==> flow/design.v <==
module float_adder(
    input   clk,
    input   rst,
    input   [31:0]  x,
    input   [31:0]  y,
    output  reg [31:0]  z,
    output  reg [1:0]   overflow, 
    output  reg done
);
    reg [24:0]  m_x, m_y, m_z;
    reg [7:0]   exp_x, exp_y, exp_z;
    reg [2:0]   state_now;
    reg sign_z;
    reg [31:0]  x_q, y_q;
    reg [24:0] out_x,out_y,mid_y,mid_x;
    reg [7:0] move_tot;
    reg [2:0] bigger;
    parameter start = 3'b000, zerocheck = 3'b001, equalcheck = 3'b010, addm = 3'b011, normal = 3'b100, over = 3'b110;
    always @(posedge clk) begin
        if(!rst)begin
            state_now <= start;
            done <= 1'b0;
        end
        else begin
        done <= 1'b0;
        case(state_now)
            start:
                begin
                    x_q <= x;
                    y_q <= y;
                    bigger <= 2'b00;
                    exp_x <= x[30:23];
                    exp_y <= y[30:23];
                    m_x <= {1'b0, 1'b1, x[22:0]};
                    m_y <= {1'b0, 1'b1, y[22:0]};
                    out_x <= 25'b0;
                    out_y <= 25'b0;
                    move_tot <= 8'b0;
                    mid_y<={24'b0,1'b1};
                    mid_x<={24'b0,1'b1};
                    if((x[30:23] == 8'd255 && x[22:0] != 0) || (y[30:23] == 8'd255 && y[22:0] != 0)) 
                        begin
                            overflow <= 2'b11;
                            state_now <= over;
                            sign_z <= 1'b1;
                            exp_z <= 8'b11111111;
                            m_z <= 23'b11111111111111111111111;
                        end
                    else if((x[30:23] == 8'd255 && x[22:0] == 0) || (y[30:23] == 8'd255 && y[22:0] == 0)) 
                        begin
                            overflow <= 2'b11;
                            state_now <= over;
                            sign_z <= 1'b0;
                            exp_z <= 8'b11111111;
                            m_z <= 23'b0;
                        end
                    else
                        begin
                            overflow <= 2'b00;
                            state_now <= zerocheck;
                        end
                end
            zerocheck:
                begin
                    if(m_x[22:0] == 23'b0 && exp_x == 8'b0)
                        begin
                            sign_z <= y_q[31];
                            exp_z <= exp_y;
                            m_z <= m_y;
                            state_now <= over;
                        end
                    else if(m_y[22:0] == 23'b0 && exp_y == 8'b0)
                        begin
                            sign_z <= x_q[31];
                            exp_z <= exp_x;
                            m_z <= m_x;
                            state_now <= over;
                        end
                    else
                        begin
                            state_now <= equalcheck;
                        end
                    if(m_x[22:0] != 23'b0 && exp_x == 8'b0)
                        begin
                            m_x <= {1'b0, 1'b0, x_q[22:0]};
                        end
                    if(m_y[22:0] != 23'b0 && exp_y == 8'b0)
                        begin
                            m_y <= {1'b0, 1'b0, y_q[22:0]};
                        end
                end
            equalcheck:
                begin
                    if(exp_x == exp_y)
                        begin
                            if(bigger == 2'b0)
                                begin
                                    state_now <= addm; 
                                end
                            else if(bigger == 2'b10)
                                begin
                                    if(out_y > mid_y)
                                        begin
                                            m_y <= m_y + 1'b1;
                                        end 
                                    else if(out_y < mid_y)
                                        begin
                                            m_y <= m_y;
                                        end
                                    else if(out_y == m_y)
                                        begin
                                            if(m_y[0] == 1)
                                                begin
                                                    m_y <= m_y + 1'b1;
                                                end
                                            else
                                                begin
                                                    m_y <= m_y;
                                                end
                                        end
                                    state_now <= addm;
                                end
                            else if(bigger == 2'b01)
                                begin
                                    if(out_x > mid_x)
                                        begin
                                            m_x <= m_x + 1'b1;
                                        end 
                                    else if(out_x < mid_x)
                                        begin
                                            m_x <= m_x;
                                        end
                                    else if(out_x == m_x)
                                        begin
                                            if(m_x[0] == 1)
                                                begin
                                                    m_x <= m_x + 1'b1;
                                                end
                                            else
                                                begin
                                                    m_x <= m_x;
                                                end
                                        end
                                    state_now <= addm;
                                end
                        end
                    else
                        begin
                            if(exp_x > exp_y)
                                begin
                                    bigger <= 2'b01;
                                    exp_y <= exp_y + 1'b1;
                                    m_y[23:0] <= {1'b0, m_y[23:1]};
                                    out_y[move_tot] <= m_y[0];
                                    mid_y <= {mid_y[23:0], mid_y[24]};
                                    move_tot <= move_tot + 1'b1;
                                    if(m_y == 24'b0) 
                                        begin
                                            sign_z <= x_q[31];
                                            exp_z <= exp_x;
                                            m_z <= m_x;
                                            state_now <= over;
                                        end
                                    else
                                        begin
                                            state_now <= equalcheck;
                                        end
                                end 
                            else
                                begin
                                    bigger <= 2'b10;
                                    exp_x <= exp_x + 1'b1;
                                    m_x[23:0] <= {1'b0, m_x[23:1]};
                                    out_x[move_tot] <= m_x[0];
                                    mid_x <= {mid_x[23:0], mid_x[24]};
                                    move_tot <= move_tot + 1'b1;
                                    if(m_x == 24'b0) 
                                        begin
                                            sign_z <= y_q[31];
                                            exp_z <= exp_y;
                                            m_z <= m_y;
                                            state_now <= over;
                                        end
                                    else
                                        begin
                                            state_now <= equalcheck;
                                        end
                                end
                        end
                end
            addm:
                begin
                    if(x_q[31] ^ y_q[31] == 1'b0)
                        begin
                            exp_z <= exp_x;
                            sign_z <= x_q[31];
                            m_z <= m_x + m_y;
                            state_now <= normal;
                        end 
                    else
                        begin
                            if(m_x > m_y)
                                begin
                                    exp_z <= exp_x;
                                    sign_z <= x_q[31];
                                    m_z <= m_x - m_y;
                                    state_now <= normal;
                                end
                            else if(m_x < m_y)
                                begin
                                    exp_z <= exp_y;
                                    sign_z <= y_q[31];
                                    m_z <= m_y - m_x;
                                    state_now <= normal;
                                end
                            else
                                begin
                                    sign_z <= 1'b0;
                                    exp_z <= 8'b0;
                                    m_z <= 23'b0;
                                    state_now <= over;
                                end
                        end
                end
            normal:
                begin
                    if(m_z[24] == 1'b1)
                        begin
                            if(m_z[0] == 1)
                                begin
                                    m_z <= m_z + 1'b1;
                                    m_z[0] <= 0;
                                    state_now <= normal;
                                end
                            else
                                begin
                                     m_z <= {1'b0, m_z[24:1]};
                                    exp_z <= exp_z + 1'b1;
                                    state_now <= over;
                                end
                        end 
                    else
                        begin
                            if(m_z[23] == 1'b0 && exp_z >= 1)
                                begin
                                    m_z <= {m_z[23:0], 1'b0};
                                    exp_z <= exp_z - 1'b1;
                                    state_now <= normal;
                                end 
                            else
                                begin
                                    state_now <= over;
                                end
                        end
                end
            over:
                begin
                    z <= {sign_z, exp_z[7:0], m_z[22:0]};
                    done <= 1'b1;
                    if(overflow)
                        begin
                            overflow <= overflow;
                            state_now <= start;
                        end
                    else if(exp_z == 8'd255)
                        begin
                            overflow <= 2'b01;
                            state_now <= start;
                        end
                    else if(exp_z == 8'd0 && m_z[22:0] != 23'b0)
                        begin
                            overflow <= 2'b10;
                            state_now <= start;
                        end
                    else
                        begin
                            overflow <= 2'b0;
                            state_now <= start;
                        end
                end
            default:
                begin
                    state_now <= start;
                end
        endcase    
        end
    end
endmodule
make LEC_CHECK=0 CAP_MARGIN=15 CORE_MARGIN=2 CORE_UTILIZATION=40 GPL_TIMING_DRIVEN=0 MAX_ROUTING_LAYER=met4 PLACE_DENSITY_LB_ADDON=0.29 SLEW_MARGIN=20 TNS_END_PERCENT=95 finish   # period 5.0 ns
run.sh (not shown) runs the stock make flow with config.mk's settings and CLKGATE_MAP_FILE=.
The starting point finished with setup timing left.
Next try:
==> flow/config.mk (replaced) <==
export PLATFORM = sky130hd
export DESIGN_NAME = float_adder
export DESIGN_NICKNAME = float_adder
export VERILOG_FILES = /design/flow/design.v
export SDC_FILE = /design/flow/constraint.sdc
export NUM_CORES = 4
export LEC_CHECK = 0
export CAP_MARGIN = 20
export CORE_MARGIN = 2
export CORE_UTILIZATION = 40
export SLEW_MARGIN = 20
==> flow/constraint.sdc (replaced) <==
create_clock -name core_clock -period 4.33 [get_ports {clk}]
set_input_delay 0.8660 -clock core_clock [delete_from_list [all_inputs] [get_ports {clk}]]
set_output_delay 0.8660 -clock core_clock [all_outputs]
set_load 0.01 [all_outputs]
- This time the run completed with no timing, DRC or antenna violations
- setup slack gains 0.45 ns
- clock skew is about the same
- register-to-register slack improved by 0.45 ns
- synthesized area stays the same
- count of clock-buffer cells in the layout grows by 1
Next try:
--- a/flow/config.mk
+++ b/flow/config.mk
@@ -8,4 +8,5 @@
 export CAP_MARGIN = 20
 export CORE_MARGIN = 2
-export CORE_UTILIZATION = 40
+export CORE_UTILIZATION = 64
+export SETUP_SLACK_MARGIN = 0.96
 export SLEW_MARGIN = 20
==> flow/constraint.sdc (replaced) <==
create_clock -name core_clock -period 3.5 [get_ports {clk}]
set_input_delay 0.7000 -clock core_clock [delete_from_list [all_inputs] [get_ports {clk}]]
set_output_delay 0.7000 -clock core_clock [all_outputs]
set_load 0.01 [all_outputs]
Result: The changed run did not get past global routing (5_1_grt) (GRT-0232); die size drops by 37%; area after synthesis is unchanged; synthesized cell count is unchanged.
Next try:
--- a/flow/config.mk
+++ b/flow/config.mk
@@ -8,5 +8,4 @@
 export CAP_MARGIN = 20
 export CORE_MARGIN = 2
-export CORE_UTILIZATION = 64
-export SETUP_SLACK_MARGIN = 0.96
+export CORE_UTILIZATION = 66
 export SLEW_MARGIN = 20
==> flow/constraint.sdc (replaced) <==
create_clock -name core_clock -period 3.45 [get_ports {clk}]
set_input_delay 0.6900 -clock core_clock [delete_from_list [all_inputs] [get_ports {clk}]]
set_output_delay 0.6900 -clock core_clock [all_outputs]
set_load 0.01 [all_outputs]
What happened: The new run produced a layout that fails on setup timing. Synthesized cell count does not change. Die size shrinks by 3.0%. Area after synthesis stays the same.
Next try:
--- a/flow/config.mk
+++ b/flow/config.mk
@@ -8,4 +8,6 @@
 export CAP_MARGIN = 20
 export CORE_MARGIN = 2
-export CORE_UTILIZATION = 66
+export CORE_UTILIZATION = 40
+export PLACE_DENSITY_LB_ADDON = 0.29
 export SLEW_MARGIN = 20
+export TNS_END_PERCENT = 95
==> flow/constraint.sdc (replaced) <==
create_clock -name core_clock -period 5.0 [get_ports {clk}]
set_input_delay 1.0000 -clock core_clock [delete_from_list [all_inputs] [get_ports {clk}]]
set_output_delay 1.0000 -clock core_clock [all_outputs]
set_load 0.01 [all_outputs]
What happened: Now the flow finished with timing, DRC and antenna clean. Final cell count rises by 0.64%. Sequential power went down by 31%. Core utilization came out lower by 36 points. Cell area went down by 6.9%. Global-route usage decreases by 21 points. Die area increases by 63%. Synthesized area is unchanged. Worst setup slack is better by 1.0 ns. Routed wire length fell by 8.8%.
Power is estimated from default activity; no workload was simulated.
